## TOP_BRIDGE
module TOP_BRIDGE(
   input Hclk, Hresetn,
                     input [1:0]       Htrans,
                     input [31:0]       Haddr,
                     input [31:0]       Hwdata,
                     input [1:0]       Hburst,
                     input             Hwrite,
                     input             Hsel,
                     input             Pready,
                     input [31:0]      Prdata,
                     output Psel,
                     output [31:0] Paddr,
                     output [31:0] Pdata,
                     output [31:0] rdata_temp,
                     output Pwrite,
                     output Penable
    );
clock: 5.0 ns
lec_check: 0
cap_margin: 20
core_aspect_ratio: 1.02
core_margin: 4
core_utilization: 40
gpl_routability_driven: 0
hold_slack_margin: 0.06
min_routing_layer: met2
place_density_lb_addon: 0.29
setup_slack_margin: 0.17
slew_margin: 15
run.sh (not shown) runs the stock make flow with config.mk's settings and CLKGATE_MAP_FILE=.
Rerun with:
Settings changed: ABC_AREA from default to 1, CORE_ASPECT_RATIO 1.02 to default, CORE_MARGIN 4 to 2, CORE_UTILIZATION 40 to 72, CTS_CLUSTER_SIZE from default to 26, GPL_ROUTABILITY_DRIVEN 0 to default, HOLD_SLACK_MARGIN 0.06 to default, MIN_ROUTING_LAYER met2 to default, PLACE_DENSITY_LB_ADDON 0.29 to 0.2, SETUP_SLACK_MARGIN 0.17 to default, SLEW_MARGIN 15 to 20.
Clock period 5.0 ns to 4.05 ns, I/O delays scaled along.
What happened:
- The changed run completed with no timing, DRC or antenna violations
- clock power increases by about a fifth
- area after synthesis increases by a few percent
- die size decreases by well over a third
- global-route usage increases by 11 points
- utilization increases by 37 points
- final area increases slightly
- cell count increases by about a fifth
- first-iteration DRC count increases by about a fifth
- wire length increases by about a fifth
Rerun with:
Settings changed: ABC_AREA 1 to default, CORE_UTILIZATION 72 to 40, CTS_CLUSTER_SIZE 26 to default, PLACE_DENSITY from default to 0.6, PLACE_DENSITY_LB_ADDON 0.2 to default, SETUP_SLACK_MARGIN from default to 1.07.
Clock period 4.05 ns to 4.61 ns, I/O delays scaled along.
Outcome: Clock skew climbs by 0.0044 ns. Clock-buffer cell count climbs by 25. Cell area climbs by 0.64%. Worst setup slack improved by 0.68 ns. Final cell count drops by 15%. Power drops by 12%.

Setup of build 97:
Starting RTL as in the previous note.
Design TOP_BRIDGE, start of the top module:
module TOP_BRIDGE(
   input Hclk, Hresetn,
                     input [1:0]       Htrans,
                     input [31:0]       Haddr,
                     input [31:0]       Hwdata,
                     input [1:0]       Hburst,
                     input             Hwrite,
                     input             Hsel,
                     input             Pready,
                     input [31:0]      Prdata,
                     output Psel,
                     output [31:0] Paddr,
                     output [31:0] Pdata,
                     output [31:0] rdata_temp,
                     output Pwrite,
                     output Penable
    );
make LEC_CHECK=0 ABC_AREA=1 CAP_MARGIN=20 CELL_PAD_IN_SITES_GLOBAL_PLACEMENT=3 CORE_ASPECT_RATIO=1.02 CORE_MARGIN=4 CORE_UTILIZATION=68 CTS_CLUSTER_DIAMETER=85 GPL_ROUTABILITY_DRIVEN=0 HOLD_SLACK_MARGIN=-0.1 MIN_ROUTING_LAYER=met2 PLACE_DENSITY_LB_ADDON=0.29 SETUP_SLACK_MARGIN=0.17 SLEW_MARGIN=15 finish   # period 5.0 ns
Build 97: it failed with a tool error in 3_1_place_gp_skip_io, so there are no final results.
Inputs modified between build 97 and build 56:
- CELL_PAD_IN_SITES_GLOBAL_PLACEMENT no longer set, was 3
- GPL_ROUTABILITY_DRIVEN no longer set, was 0
- HOLD_SLACK_MARGIN no longer set, was -0.1
- PLACE_DENSITY now 0.6, previously not set
- CORE_MARGIN now 2, was 4
- MIN_ROUTING_LAYER no longer set, was met2
- CTS_CLUSTER_DIAMETER now 400, was 85
- CORE_UTILIZATION now 72, was 68
- SLEW_MARGIN now 20, was 15
- PLACE_DENSITY_LB_ADDON no longer set, was 0.29
- SETUP_SLACK_MARGIN no longer set, was 0.17
- CORE_ASPECT_RATIO no longer set, was 1.02
- the clock period (ns, I/O delays scaled along) now 2.85, was 5.0
Findings:
Looking at the logs for build 97 and build 56, the single run that did not finish was build 97. Build 97: aborted in 3_1_place_gp_skip_io (tool error). The run showing the greater die area is build 97. Starting density of the core for build 56: 4.1 points up relative to build 97. Build 56 vs. build 97: post-synthesis xor/xnor area fraction neither gained nor lost much; die span in y lost 5.0%.
Inputs modified between build 56 and build 43:
- ABC_AREA removed (was 1)
- CTS_CLUSTER_DIAMETER removed (was 400)
- CORE_UTILIZATION changed from 72 to 40
- the clock period (ns, I/O delays scaled along) changed from 2.85 to 4.61
Findings:
- Worst slack after detailed placement was lower in build 56 than in build 43.
- Per the comparison of build 43 with build 56, share of power burned in combinational logic saw a decrease, overall routed net length saw a decrease.
- Build 43 did not stop at any stage, and its layout met the timing, design-rule and antenna checks.

TOP_BRIDGE again, from the RTL that the note above started with.
Design TOP_BRIDGE, start of the top module:
module TOP_BRIDGE(
   input Hclk, Hresetn,
                     input [1:0]       Htrans,
                     input [31:0]       Haddr,
                     input [31:0]       Hwdata,
                     input [1:0]       Hburst,
                     input             Hwrite,
                     input             Hsel,
                     input             Pready,
                     input [31:0]      Prdata,
                     output Psel,
                     output [31:0] Paddr,
                     output [31:0] Pdata,
                     output [31:0] rdata_temp,
                     output Pwrite,
                     output Penable
    );
export LEC_CHECK = 0
export CAP_MARGIN = 10
export CORE_ASPECT_RATIO = 1.02
export CORE_MARGIN = 8
export CORE_UTILIZATION = 40
export MIN_ROUTING_LAYER = met2
export SLEW_MARGIN = 15
create_clock -name core_clock -period 5.0 [get_ports {Hclk}]
The first run reached the layout checks and failed them: DRC.
Next try:
Settings changed: CAP_MARGIN 10 to 20, CORE_ASPECT_RATIO 1.02 to not set, CORE_MARGIN 8 to 2, CORE_UTILIZATION 40 to 52, MIN_ROUTING_LAYER met2 to not set, PLACE_DENSITY set to 0.6, SLEW_MARGIN 15 to 20.
Clock period 5.0 ns to 4.61 ns, I/O delays scaled along.
- The changed run completed with no timing, DRC or antenna violations
- worst setup slack gets worse by 0.22 ns
- critical path depth stays the same
- non-clock buffer count came out higher by 18
- count of clock-buffer cells in the layout stays the same
Next try:
Settings changed: CORE_UTILIZATION 52 to 40.
Clock period 4.61 ns to 3.51 ns, I/O delays scaled along.
Outcome:
- core utilization is lower by 12 points
- sequential share of layout area is lower by 2.2 points
- global-route usage is lower by 5.9 points
- worst setup slack loses 0.068 ns
Next try:
Settings changed: CORE_UTILIZATION 40 to 72, CTS_CLUSTER_SIZE set to 39, HOLD_SLACK_MARGIN set to 0.25, PLACE_DENSITY 0.6 to 0.35, SETUP_SLACK_MARGIN set to -0.29.
Clock period 3.51 ns to 2.9 ns, I/O delays scaled along.
What happened: The changed run reached the layout checks and failed them: setup timing. Worst hold slack degrades by 0.025 ns. Sequential power climbs by 21%. Area after synthesis stays the same. Synthesized cell count is unchanged.
Power figures rest on the tool's default switching activity, not on a simulated workload.
